==> branch delta: inputs <==
==> flow/design.v (excerpt) <==
module CPU_Set(
    input CLK,
	 input reset,
	 input [15:0]camera,
	 input [15:0] move_command,
	 input [15:0] data_out,
	 output reg [23:0] memory_location,
	 output reg [15:0] memory_input,
	 output reg [127:0] display,
	 output reg write_memory
    );
==> flow/config.mk <==
export PLATFORM = sky130hd
export DESIGN_NAME = CPU_Set
export DESIGN_NICKNAME = CPU_Set
export VERILOG_FILES = /design/flow/design.v
export SDC_FILE = /design/flow/constraint.sdc
export NUM_CORES = 4
export LEC_CHECK = 0
export CAP_MARGIN = 20
export CORE_MARGIN = 2
export CORE_UTILIZATION = 40
export HOLD_SLACK_MARGIN = 0.29
export SETUP_SLACK_MARGIN = 0.97
export SLEW_MARGIN = 20
==> flow/constraint.sdc <==
create_clock -name core_clock -period 3.96 [get_ports {CLK}]
set_input_delay 0.7920 -clock core_clock [delete_from_list [all_inputs] [get_ports {CLK}]]
set_output_delay 0.7920 -clock core_clock [all_outputs]
set_load 0.01 [all_outputs]
run.sh (not shown) runs the stock make flow with config.mk's settings and CLKGATE_MAP_FILE=.
==> branch quartz: changes against branch delta <==
==> flow/config.mk (replaced) <==
export PLATFORM = sky130hd
export DESIGN_NAME = CPU_Set
export DESIGN_NICKNAME = CPU_Set
export VERILOG_FILES = /design/flow/design.v
export SDC_FILE = /design/flow/constraint.sdc
export NUM_CORES = 4
export LEC_CHECK = 0
export CAP_MARGIN = 40
export CORE_ASPECT_RATIO = 1.08
export CORE_MARGIN = 9
export CORE_UTILIZATION = 49
export HOLD_SLACK_MARGIN = 0.05
export PLACE_DENSITY_LB_ADDON = 0.27
export SLEW_MARGIN = 40
==> flow/constraint.sdc (replaced) <==
create_clock -name core_clock -period 10.6 [get_ports {CLK}]
set_input_delay 2.1200 -clock core_clock [delete_from_list [all_inputs] [get_ports {CLK}]]
set_output_delay 2.1200 -clock core_clock [all_outputs]
set_load 0.01 [all_outputs]
==> branch amber: changes against branch delta <==
--- a/flow/config.mk
+++ b/flow/config.mk
@@ -9,5 +9,3 @@
 export CORE_MARGIN = 2
-export CORE_UTILIZATION = 40
-export HOLD_SLACK_MARGIN = 0.29
-export SETUP_SLACK_MARGIN = 0.97
+export CORE_UTILIZATION = 36
 export SLEW_MARGIN = 20
==> flow/constraint.sdc (replaced) <==
create_clock -name core_clock -period 6.77 [get_ports {CLK}]
set_input_delay 1.3540 -clock core_clock [delete_from_list [all_inputs] [get_ports {CLK}]]
set_output_delay 1.3540 -clock core_clock [all_outputs]
set_load 0.01 [all_outputs]
==> flow_summary.toml <==
# synthesis and place-and-route metrics
[outcome]
status = "complete, no violations"

[route]
drt-wirelength-per-cell_um = 34.8

[final_timing]
finalSetupTns_ns = 0
worst_pin_slew_ns = 1.02

[layout]
clk_share_pct = 4.03
clkbuf_count = 53

[placement]
placed_cell_area_um2 = 30500
the above is filed under branch quartz

==> flow_summary.toml <==
# synthesis and place-and-route metrics
[layout]
clk_share_pct = 3.89
clkbuf_count = 57

[final_timing]
setup_slack_ns = -0.297
finalSetupTns_ns = -12.50
setup_viol = 88

[outcome]
violatedChecks = "negative setup slack"
status = "finished with violations"

[placement]
port_buffers = 218
placed_cell_area_um2 = 35800

[worst_setup_path]
cp.arrival_ns = 4.76

[hold_path]
min_path_type = "reg -> reg"
the above is filed under branch delta

==> flow_summary.toml <==
# synthesis and place-and-route metrics
[worst_setup_path]
path_class = "reg -> reg"
required_ns = 7.20

[logic_synthesis]
ys_sh_aoi_pct = 26.9
top_cell = "nor2_1"

[final_timing]
worst_pin_slew_ns = 1.31
finalSetupTns_ns = 0

[placement]
placed_cell_area_um2 = 31400

[outcome]
status = "complete, no violations"

[global_routing]
grt_max_degree = 106

[layout]
clk_share_pct = 4.21

[route]
drt-wirelength-per-cell_um = 35.8
the above is filed under branch amber


---

==> run R <==
Starting RTL as in the previous note.
export LEC_CHECK = 0
export ABC_AREA = 1
export CAP_MARGIN = 20
export CORE_MARGIN = 2
export CORE_UTILIZATION = 62
export SLEW_MARGIN = 20
create_clock -name core_clock -period 3.96 [get_ports {CLK}]
==> run D (differences from run R) <==
--- a/flow/config.mk
+++ b/flow/config.mk
@@ -6,7 +6,12 @@
 export NUM_CORES = 4
 export LEC_CHECK = 0
-export ABC_AREA = 1
-export CAP_MARGIN = 20
+export CAP_MARGIN = 40
+export CELL_PAD_IN_SITES_DETAIL_PLACEMENT = 1
+export CELL_PAD_IN_SITES_GLOBAL_PLACEMENT = 3
 export CORE_MARGIN = 2
-export CORE_UTILIZATION = 62
+export CORE_UTILIZATION = 60
+export CTS_CLUSTER_DIAMETER = 86
+export CTS_CLUSTER_SIZE = 51
+export GPL_TIMING_DRIVEN = 0
+export MAX_ROUTING_LAYER = met4
 export SLEW_MARGIN = 20
==> flow/constraint.sdc (replaced) <==
create_clock -name core_clock -period 6.92 [get_ports {CLK}]
set_input_delay 1.3840 -clock core_clock [delete_from_list [all_inputs] [get_ports {CLK}]]
set_output_delay 1.3840 -clock core_clock [all_outputs]
set_load 0.01 [all_outputs]
==> run M (differences from run R) <==
--- a/flow/config.mk
+++ b/flow/config.mk
@@ -7,6 +7,12 @@
 export LEC_CHECK = 0
 export ABC_AREA = 1
-export CAP_MARGIN = 20
+export CAP_MARGIN = 5
+export CORE_ASPECT_RATIO = 0.68
 export CORE_MARGIN = 2
-export CORE_UTILIZATION = 62
+export CORE_UTILIZATION = 72
+export CTS_CLUSTER_DIAMETER = 238
+export HOLD_SLACK_MARGIN = -0.09
+export PLACE_DENSITY = 0.62
+export SETUP_SLACK_MARGIN = 1.36
 export SLEW_MARGIN = 20
+export TNS_END_PERCENT = 5
==> flow/constraint.sdc (replaced) <==
create_clock -name core_clock -period 5.53 [get_ports {CLK}]
set_input_delay 1.1060 -clock core_clock [delete_from_list [all_inputs] [get_ports {CLK}]]
set_output_delay 1.1060 -clock core_clock [all_outputs]
set_load 0.01 [all_outputs]
==> GITHUB_STEP_SUMMARY <==
### Yosys + OpenROAD results

| Metric | Value |
|---|---|
| Failed at | `global routing (5_1_grt)` |
| Status | `stopped before the end` |
| Mapped Nets | `4,124` |
| Post-synth top cells | `nand2_1, inv_1, a21oi_1, o21ai_0, dfxtp_1` |
| GRT Max-Usage Layer | `met2` |
| Cell total in the yosys stat output | `4,004` |
| Stop Error | `[ERROR GRT-0232] Routing congestion too high. Check the congestion heatmap in the GUI.` |
| Die Wd | `206 µm` |
| And+or+nand+nor area frac | `0.250` |
| Post-synth seq share | `0.280` |
| Final HPWL DP | `99,400 µm` |
| DIE HEIGHT | `206 µm` |
-- figures above: run R

==> GITHUB_STEP_SUMMARY <==
### Yosys + OpenROAD results

| Metric | Value |
|---|---|
| Post-synth top cells | `nand2_1, inv_1, a21oi_1, o21ai_0, dfxtp_1` |
| Stop Error | `[ERROR GRT-0116] Global routing finished with congestion. Check the congestion regions in the DRC Viewer.` |
| And+or+nand+nor area frac | `0.250` |
| Failed at | `global routing (5_1_grt)` |
| Status | `stopped before the end` |
| DIE HEIGHT | `159 µm` |
| Synthesized flop and latch total | `355` |
| Mapped Nets | `4,124` |
| Final HPWL DP | `95,400 µm` |
| Die Wd | `232 µm` |
| GRT Max-Usage Layer | `met2` |
| Post-synth seq share | `0.280` |
| Yosys Chip Area | `25,400 µm²` |
| Cell total in the yosys stat output | `4,004` |
-- figures above: run M

==> GITHUB_STEP_SUMMARY <==
### Yosys + OpenROAD results

| Metric | Value |
|---|---|
| Top cells by area, synth | `dfxtp_1, mux2i_1, nor2_1` |
| Cell total in the yosys stat output | `3,610` |
| Cell type with the largest total area | `dfxtp_1` |
| Stop Error | `[ERROR GPL-0301] Utilization 133.979 % exceeds 100%.` |
| Synth top area share | `0.254` |
| Mapped Nets | `3,730` |
| Post-synth seq share | `0.254` |
| Post-Syn Area | `27,900 µm²` |
| Synth Flop Type | `dfxtp_1` |
| Die ar. | `48,300 µm²` |
| Unique cell types | `97` |
| Post-synth top cells | `nor2_1, dfxtp_1, clkbuf_1, o21ai_0, mux2i_1` |
| Status | `stopped before the end` |
| Failed at | `global placement without I/O (3_1_place_gp_skip_io)` |
| Ao+oa area frac | `0.269` |
| And+or+nand+nor area frac | `0.205` |
| Die Wd | `220 µm` |
| DIE HEIGHT | `220 µm` |
-- figures above: run D

